== juniper ==
// axis_uart_v1_0
module axis_uart_v1_0 #(
	parameter integer BAUD_PRESCALER = 10,	 
	parameter integer PARITY = 0, 			 
	parameter integer BYTE_SIZE = 8, 		 
	parameter integer STOP_BITS = 0, 		 
	parameter integer FIFO_DEPTH = 16,		 
	parameter integer FLOW_CONTROL = 1,		 
	parameter integer DYNAMIC_CONFIG = 1	 
)
(
	input wire aclk,
	input wire aresetn,
	input wire [23:0]s_axis_config_tdata,	 
	input wire s_axis_config_tvalid,
	output wire s_axis_config_tready,
	input wire [15:0]s_axis_tdata,
	input wire s_axis_tvalid,
	output wire s_axis_tready,
	output wire [15:0]m_axis_tdata,
	output wire m_axis_tuser,				 
	output wire m_axis_tvalid,
	input wire m_axis_tready,
	output wire tx,
	input wire rx,
	output wire rts,						 
	input wire cts							 
);
Settings: LEC_CHECK=0, CAP_MARGIN=20, CORE_MARGIN=2, CORE_UTILIZATION=40, SLEW_MARGIN=20; clock period 9.21 ns.
run.sh (not shown) runs the stock make flow with config.mk's settings and CLKGATE_MAP_FILE=.
juniper closes out successfully: all stages finished, all timing, DRC and antenna checks passed.
Setup changes, juniper to fjord
Settings: the clock period (ns, I/O delays scaled along) changed from 9.21 to 5.79.
## What came out
Worst path setup slack after routing down 2.41 ns in fjord wrt juniper
Having completed the whole flow, fjord delivered a layout that passed the timing, DRC and antenna checks.
Hold violation total from the final report came out exactly the same in fjord and juniper.
On post-layout instance count excluding filler cells, fjord and juniper are neck and neck.
### fjord -> ember
Settings: an added ABC_AREA of 1; an added CTS_CLUSTER_DIAMETER of 362; a change of CORE_UTILIZATION from 40 to 72; a change of the clock period (ns, I/O delays scaled along) from 5.79 to 3.22.
[summary]
Re number of placed I/O pins: no difference whatsoever between fjord and ember. fjord → ember: effective utilization at floorplan climbed 32 points; register share of the cell area picked up an extra 0.46 points; die size saw a decrease. Summary of ember over fjord: global-route track usage on met3 picked up an extra 3.1 points, setup slack went down 0.88 ns, multi-input combinational gate total went up 41%.
### ember -> zinc
Settings: setting PLACE_DENSITY_LB_ADDON to 0.01 for the first time; setting SETUP_SLACK_MARGIN to 0.93 for the first time; removing CTS_CLUSTER_DIAMETER (formerly 362); removing ABC_AREA (formerly 1); changing the clock period (ns, I/O delays scaled along) from 3.22 to 3.27.
In zinc the implementation ran to completion but is not tape-out ready, as the final checks report setup timing. Comparing the two runs side by side, zinc comes out ahead of ember on routed via count. [compare] base=ember new=zinc: post-CTS resize count shows an increase of about 900%, non-clock buffer count shows an increase of 159. Looking at synthesis area per yosys across zinc and ember, the one that comes out higher is zinc. The run showing the greater share of the clock period used by the worst path after layout is zinc. Looking at highest signal layer in the routed design, the met4 result is from ember; the met5 one comes from zinc. Looking at area growth from synthesis to layout across zinc and ember, the one that comes out lower is ember. Final hold slack was lower in zinc than in ember. As of zinc, met2 routed wirelength had risen by more than a quarter compared to ember. Diff zinc and ember: total wire length after detailed routing higher in zinc. Comparing zinc and ember, the lower met1 global-route usage was measured on zinc. The higher setup slack of zinc and ember is in ember.


axis_uart_v1_0 again, from the RTL that the note above started with.
// axis_uart_v1_0
module axis_uart_v1_0 #(
	parameter integer BAUD_PRESCALER = 10,	 
	parameter integer PARITY = 0, 			 
	parameter integer BYTE_SIZE = 8, 		 
	parameter integer STOP_BITS = 0, 		 
	parameter integer FIFO_DEPTH = 16,		 
	parameter integer FLOW_CONTROL = 1,		 
	parameter integer DYNAMIC_CONFIG = 1	 
)
(
	input wire aclk,
	input wire aresetn,
	input wire [23:0]s_axis_config_tdata,	 
	input wire s_axis_config_tvalid,
	output wire s_axis_config_tready,
	input wire [15:0]s_axis_tdata,
	input wire s_axis_tvalid,
	output wire s_axis_tready,
	output wire [15:0]m_axis_tdata,
	output wire m_axis_tuser,				 
	output wire m_axis_tvalid,
	input wire m_axis_tready,
	output wire tx,
	input wire rx,
	output wire rts,						 
	input wire cts							 
);
clock: 4.15 ns
lec_check: 0
abc_area: 0
cap_margin: 20
cell_pad_in_sites_detail_placement: 2
core_aspect_ratio: 0.86
core_margin: 10
core_utilization: 40
gpl_routability_driven: 0
hold_slack_margin: 0.07
max_routing_layer: met4
min_routing_layer: met2
place_density_lb_addon: 0.14
slew_margin: 20
Next try:
--- a/flow/config.mk
+++ b/flow/config.mk
@@ -13 +13 @@
-export CORE_UTILIZATION = 40
+export CORE_UTILIZATION = 18
@@ -15,2 +15 @@
-export HOLD_SLACK_MARGIN = 0.07
-export MAX_ROUTING_LAYER = met4
+export MAX_ROUTING_LAYER = met5
After rerunning: Total power stays flat. Fmax came out higher by 1.6%. Register-to-register slack is better by 0.12 ns. Final cell count came out higher by 34%. Routed wire length came out higher by 3.9%. Synthesized cell count does not change. Final area came out higher by 5.3%. Sequential cell count does not change. Clock-buffer cell count came out higher by 28. Hold slack is better by 0.029 ns. Setup slack is better by 0.063 ns.
No activity file was given, so power comes from the tool's default toggle rates.
